// datapath
module datapath (
    part,
    clock,
    value,
    positive,
    reset,
    counter,
    result
);
    input part;
    input clock;
    input [15:0] value;
    input positive;
    input reset;
    output [15:0] counter;
    output [15:0] result;
    wire [15:0] _65 = 16'b0000000000000000;
    wire [15:0] _64 = 16'b0000000000000000;
    wire _102;
    wire _100;
    wire _101;
    wire _103;
    wire [15:0] _104;
    wire _96;
    wire _92;
    wire _93;
    wire _90;
    wire _91;
    wire _94;
    wire _95;
    wire _97;
    wire [15:0] _98;
    wire _86;
    wire _84;
    wire _81;
    wire _82;
    wire _79;
    wire _80;
    wire _83;
    wire _85;
    wire _87;
    wire [15:0] _88;
    wire [41:0] _73 = 42'b000000000000000000000010100011110101110001;
    wire [25:0] _71 = 26'b00000000000000000000000000;
    wire [41:0] _72;
    wire [83:0] _74;
    wire [57:0] _75;
    wire [25:0] _70 = 26'b00000000000000000000000000;
    wire [83:0] _76;
    wire [15:0] _77;
    wire [15:0] _78;
    wire [15:0] _89;
    wire [15:0] _99;
    wire [15:0] _105;
    wire [15:0] _67 = 16'b0000000000000001;
    wire [15:0] _68;
    wire [15:0] _62 = 16'b0000000000000000;
    wire [15:0] _58 = 16'b0000000001100100;
    wire [41:0] _53 = 42'b000000000000000000000010100011110101110001;
    wire [25:0] _51 = 26'b00000000000000000000000000;
    wire [41:0] _52;
    wire [83:0] _54;
  ...
make LEC_CHECK=0 ABC_AREA=1 CAP_MARGIN=20 CELL_PAD_IN_SITES_GLOBAL_PLACEMENT=1 CORE_MARGIN=2 CORE_UTILIZATION=40 SLEW_MARGIN=20 finish   # period 42.0 ns
run.sh (not shown) runs the stock make flow with config.mk's settings and CLKGATE_MAP_FILE=.
The baseline finished with timing, DRC and antenna clean.
==> next run, changes <==
--- a/flow/config.mk
+++ b/flow/config.mk
@@ -9 +9 @@
-export CAP_MARGIN = 20
+export CAP_MARGIN = 0
@@ -11 +11,2 @@
-export CORE_MARGIN = 2
+export CORE_ASPECT_RATIO = 1.24
+export CORE_MARGIN = 6
@@ -12,0 +14,5 @@
+export GPL_TIMING_DRIVEN = 0
+export HOLD_SLACK_MARGIN = 0.25
+export MAX_ROUTING_LAYER = met4
+export MIN_ROUTING_LAYER = met2
+export PLACE_DENSITY_LB_ADDON = 0.14
@@ -13,0 +20 @@
+export TNS_END_PERCENT = 15
What happened: This time the run completed and failed the layout checks on DRC. Clock skew hardly moves. Worst setup slack loses 830 ps. Non-clock buffer count goes up by 5. Cell count barely changes. Synthesized cell count is unchanged. Final area goes up slightly. Routed wire length goes up by a few percent. Sequential cell count does not change.
==> next run, changes <==
==> flow/config.mk (replaced) <==
export PLATFORM = sky130hd
export DESIGN_NAME = datapath
export DESIGN_NICKNAME = datapath
export VERILOG_FILES = /design/flow/design.v
export SDC_FILE = /design/flow/constraint.sdc
export NUM_CORES = 4
export LEC_CHECK = 0
export CAP_MARGIN = 20
export CORE_MARGIN = 2
export CORE_UTILIZATION = 40
export GPL_ROUTABILITY_DRIVEN = 0
export GPL_TIMING_DRIVEN = 0
export SLEW_MARGIN = 20
export TNS_END_PERCENT = 10
Effect:
- The new run finished clean
- critical path depth grows by 5
- sequential cell count stays the same
- worst setup slack is worse by 1300 ps
- synthesized area shrinks by 4.7%
- core utilization grows by 0.85 points
==> next run, changes <==
--- a/flow/config.mk
+++ b/flow/config.mk
@@ -8,0 +9 @@
+export CELL_PAD_IN_SITES_GLOBAL_PLACEMENT = 3
@@ -10,0 +12,2 @@
+export CTS_CLUSTER_DIAMETER = 199
+export CTS_CLUSTER_SIZE = 100
Via count fell by 1.2%; final cell count is higher by 0.30%; register-to-register slack degrades by 620 ps; synthesized cell count is unchanged; count of clock-buffer cells in the layout came out higher by 1; hold slack gets worse by 17 ps; first-iteration DRC count drops by 23%; sequential share of layout area is about the same.

---

Starting RTL as in the previous note.
Settings: LEC_CHECK=0, ABC_AREA=1, CAP_MARGIN=5, CORE_ASPECT_RATIO=1.72, CORE_MARGIN=2, CORE_UTILIZATION=72, CTS_CLUSTER_DIAMETER=206, CTS_CLUSTER_SIZE=80, GPL_TIMING_DRIVEN=1, MAX_ROUTING_LAYER=met4, PLACE_DENSITY=0.37, SLEW_MARGIN=10, TNS_END_PERCENT=90; clock period 30.7 ns.
The first run aborted during 5_1_grt on GRT-0116.
Change:
CAP_MARGIN = 20   (was 5)
CORE_ASPECT_RATIO = not set   (was 1.72)
clock period = 36.9 ns   (was 30.7 ns; I/O delays follow)
The new run finished with timing, DRC and antenna clean; area after synthesis is unchanged; die size is about the same; synthesized cell count stays the same.
Change:
CTS_CLUSTER_DIAMETER = not set   (was 206)
CTS_CLUSTER_SIZE = not set   (was 80)
GPL_TIMING_DRIVEN = not set   (was 1)
MAX_ROUTING_LAYER = not set   (was met4)
PLACE_DENSITY = not set   (was 0.37)
SLEW_MARGIN = 20   (was 10)
TNS_END_PERCENT = not set   (was 90)
clock period = 19.4 ns   (was 36.9 ns; I/O delays follow)
With this change the flow never finished: it broke off in 4_1_cts, error DPL-0033; synthesized cell count is unchanged; die size stays the same; synthesized area stays the same.

---

v18:
Starting RTL as in the previous note.
Settings: LEC_CHECK=0, ABC_AREA=1, CAP_MARGIN=20, CORE_MARGIN=2, CORE_UTILIZATION=71, CTS_CLUSTER_DIAMETER=223, SLEW_MARGIN=20; clock period 34.3 ns.
Looking at the reports, v18 completed the entire flow and the layout it produced met the timing, DRC and antenna checks.
## Diff of input files: v19 against v18
- HOLD_SLACK_MARGIN now -0.09, previously not set
- the clock period (ns, I/O delays scaled along) now 29.0, was 34.3
### Flow results
The flow ran to completion for all of v18 and v19 but v19, which stopped partway.
Relative to v18, post-cts gate resize count has gone up in v19.
Going from v18 to v19, placed wire-length estimate after detailed placement grew by more than 10%.
Area after synthesis: v19 vs v18 identical
Here is what was changed in the inputs of v44 compared with v19.
- HOLD_SLACK_MARGIN no longer set, was -0.09
- CORE_UTILIZATION now 27, was 71
- CTS_CLUSTER_DIAMETER no longer set, was 223
- ABC_AREA no longer set, was 1
- the clock period (ns, I/O delays scaled along) now 40.9, was 29.0
Findings:
v19 did not finish; the tool stopped in global routing with error GRT-0232.
v44 went all the way through synthesis, placement and routing and the layout is clean on timing, DRC and antenna.
Going from v19 to v44, post-synthesis share of cell area spent on and-or and or-and gates grows by 1.8 points.
Looking at core footprint, v44 sits about 150% above v19.
Compared with v19, v44 shows post-detailed-placement cell area that has gone down by more than 10%.
On yosys-reported design area after synthesis: between v19 and v44, it ends up higher for v19.
Comparing v19 and v44, the lower detailed placement HPWL is on v44.
Post-place setup slack ended up 3.92 ns higher on v44 than on v19.
From v19 to v44 the numbers moved as follows: register area share after synthesis held; net count entering floorplan down 417; synthesized cell count moved down.
v44: number of placement rows 58% above v19
Relative to v19, die area increased by 150% in v44.
Input changes introduced in v20 (baseline for comparison: v44):
- CORE_UTILIZATION: 27 -> 40
- the clock period (ns, I/O delays scaled along): 40.9 -> 35.4
Notes after the runs:
- To summarise v20: no stage aborted, but the layout did not pass its checks, failing on negative setup slack.
- NOTE: vias after detailed routing in v20 exceeds that of v44
- On count of clock-buffer cells in the layout, the higher figure sits with v20, not v44.
- Higher post-layout instance count excluding filler cells was reported by v20, not v44.
- Diff v44 -> v20: cell area moved up; area overhead of the layout relative to synthesis moved up.
- When v20 is set beside v44, its global-route wire length before repair turns out to be about 13% larger.
[inputs] v32 vs v20
- the clock period (ns, I/O delays scaled along) now 40.9, was 35.4
==> comparison <==
Register share of the cell area was lower in the run labelled v20.
Lower instance count on the critical path was reported by v32, not v20.
Number of placed cells counting well taps for v32 is lower than for v20.
v20 and v32: one clean run, v32; the rest did not finish clean.
